## lane 1
Design top, start of the top module:
module top#(       
    parameter FIFO_DEPTH = 16,
    parameter DATA_WIDTH = 32,
    parameter START_NUMBER = 0    
)(
    input  logic        GCLK,
    input  logic        OTG_RESETN,
    input  logic [DATA_WIDTH-1:0] wdatax,
    input  logic [DATA_WIDTH-1:0] wdatay,
    input  logic        validx,
    input  logic        validy,
    input  logic [DATA_WIDTH-1:0] kx_u,
    input  logic [DATA_WIDTH-1:0] bx_u,
    input  logic [DATA_WIDTH-1:0] kx_c,
    input  logic [DATA_WIDTH-1:0] bx_c,
    input  logic [DATA_WIDTH-1:0] ky_u,
    input  logic [DATA_WIDTH-1:0] by_u,
    input  logic [DATA_WIDTH-1:0] ky_c,
    input  logic [DATA_WIDTH-1:0] by_c,
    output logic        sel_1_0,
    output logic        sel_1_1,
    output logic        sel_2_0,
    output logic        sel_2_1,
    output logic        AS2_r,
    output  logic       wready,
    output logic        JB1,
    output logic        JB2,
    output logic        JB3,
  ...
export LEC_CHECK = 0
export CAP_MARGIN = 0
export CELL_PAD_IN_SITES_DETAIL_PLACEMENT = 1
export CELL_PAD_IN_SITES_GLOBAL_PLACEMENT = 1
export CORE_ASPECT_RATIO = 0.74
export CORE_MARGIN = 6
export CORE_UTILIZATION = 40
export CTS_CLUSTER_SIZE = 25
export MAX_ROUTING_LAYER = met4
export PLACE_DENSITY_LB_ADDON = 0.04
export SLEW_MARGIN = 25
create_clock -name core_clock -period 17.0 [get_ports {GCLK}]
run.sh (not shown) runs the stock make flow with config.mk's settings and CLKGATE_MAP_FILE=.
Modified inputs, lane 2 compared to lane 1
Settings: TNS_END_PERCENT now 65, previously not set; SLEW_MARGIN now 5, was 25; GPL_TIMING_DRIVEN now 1, previously not set; MIN_ROUTING_LAYER now met2, previously not set; CAP_MARGIN now 25, was 0.
- In lane 2 the proportion of power drawn by the clock network turned out 1.1 points higher than in lane 1.
- Relative to lane 1, least setup slack across all paths after layout increased by 0.037 ns in lane 2.
- Compared lane 1 against lane 2; area taken by flip-flops and latches within noise.
- Number of iterations in the first detailed-routing pass: lane 2 vs lane 1 up 1
- Comparing lane 2 with lane 1, the sequential share of cell area came out essentially unchanged.

## the reference run
top again, from the RTL that the note above started with.
export LEC_CHECK = 0
export ABC_AREA = 1
export CAP_MARGIN = 35
export CORE_MARGIN = 2
export CORE_UTILIZATION = 72
export CTS_CLUSTER_DIAMETER = 267
export CTS_CLUSTER_SIZE = 14
export HOLD_SLACK_MARGIN = 0.29
export MIN_ROUTING_LAYER = met1
export PLACE_DENSITY_LB_ADDON = 0.15
export SETUP_SLACK_MARGIN = 1.69
export SLEW_MARGIN = 35
create_clock -name core_clock -period 6.52 [get_ports {GCLK}]
Status: the reference run FAILED at global routing (5_1_grt) (tool error)
For the trial run, these inputs were changed with respect to the reference run:
- PLACE_DENSITY_LB_ADDON no longer set, was 0.15
- SETUP_SLACK_MARGIN no longer set, was 1.69
- ABC_AREA no longer set, was 1
- CAP_MARGIN now 5, was 35
- SLEW_MARGIN now 20, was 35
- MIN_ROUTING_LAYER no longer set, was met1
- CTS_CLUSTER_DIAMETER no longer set, was 267
- CTS_CLUSTER_SIZE no longer set, was 14
- HOLD_SLACK_MARGIN no longer set, was 0.29
- the clock period (ns, I/O delays scaled along) now 7.53, was 6.52
==> results <==
Cell area reported after detailed placement in the trial run is 8000 um2 below the reference run. Comparing total cell area reported by yosys after synthesis for the trial run and the reference run, the bigger number came from the reference run. The final reports for the trial run and the reference run show yosys cell count lower in the former. Taking the reference run over the trial run, the mean post-synth cell area ratio works out to 0.839. [flow] the trial run | stages: complete | final checks: fail | reason: setup timing. Min height of the chip across the trial run and the reference run: the trial run. The trial run vs the reference run — count of different cell masters after synthesis rose 43%. Relative to the reference run, the die size measured on the trial run has decreased by a few percent. Between the reference run and the trial run, the flow reports half-perimeter wire length of the detailed placement result decreasing by more than a quarter. In the metrics for the trial run and the reference run, the one carrying the higher sequential fraction of the synthesis area is the trial run. Summary of the trial run over the reference run: horizontal die dimension lost about 2.5%, area after synthesis lost about 5%.
Power and IR drop assume default switching activity.
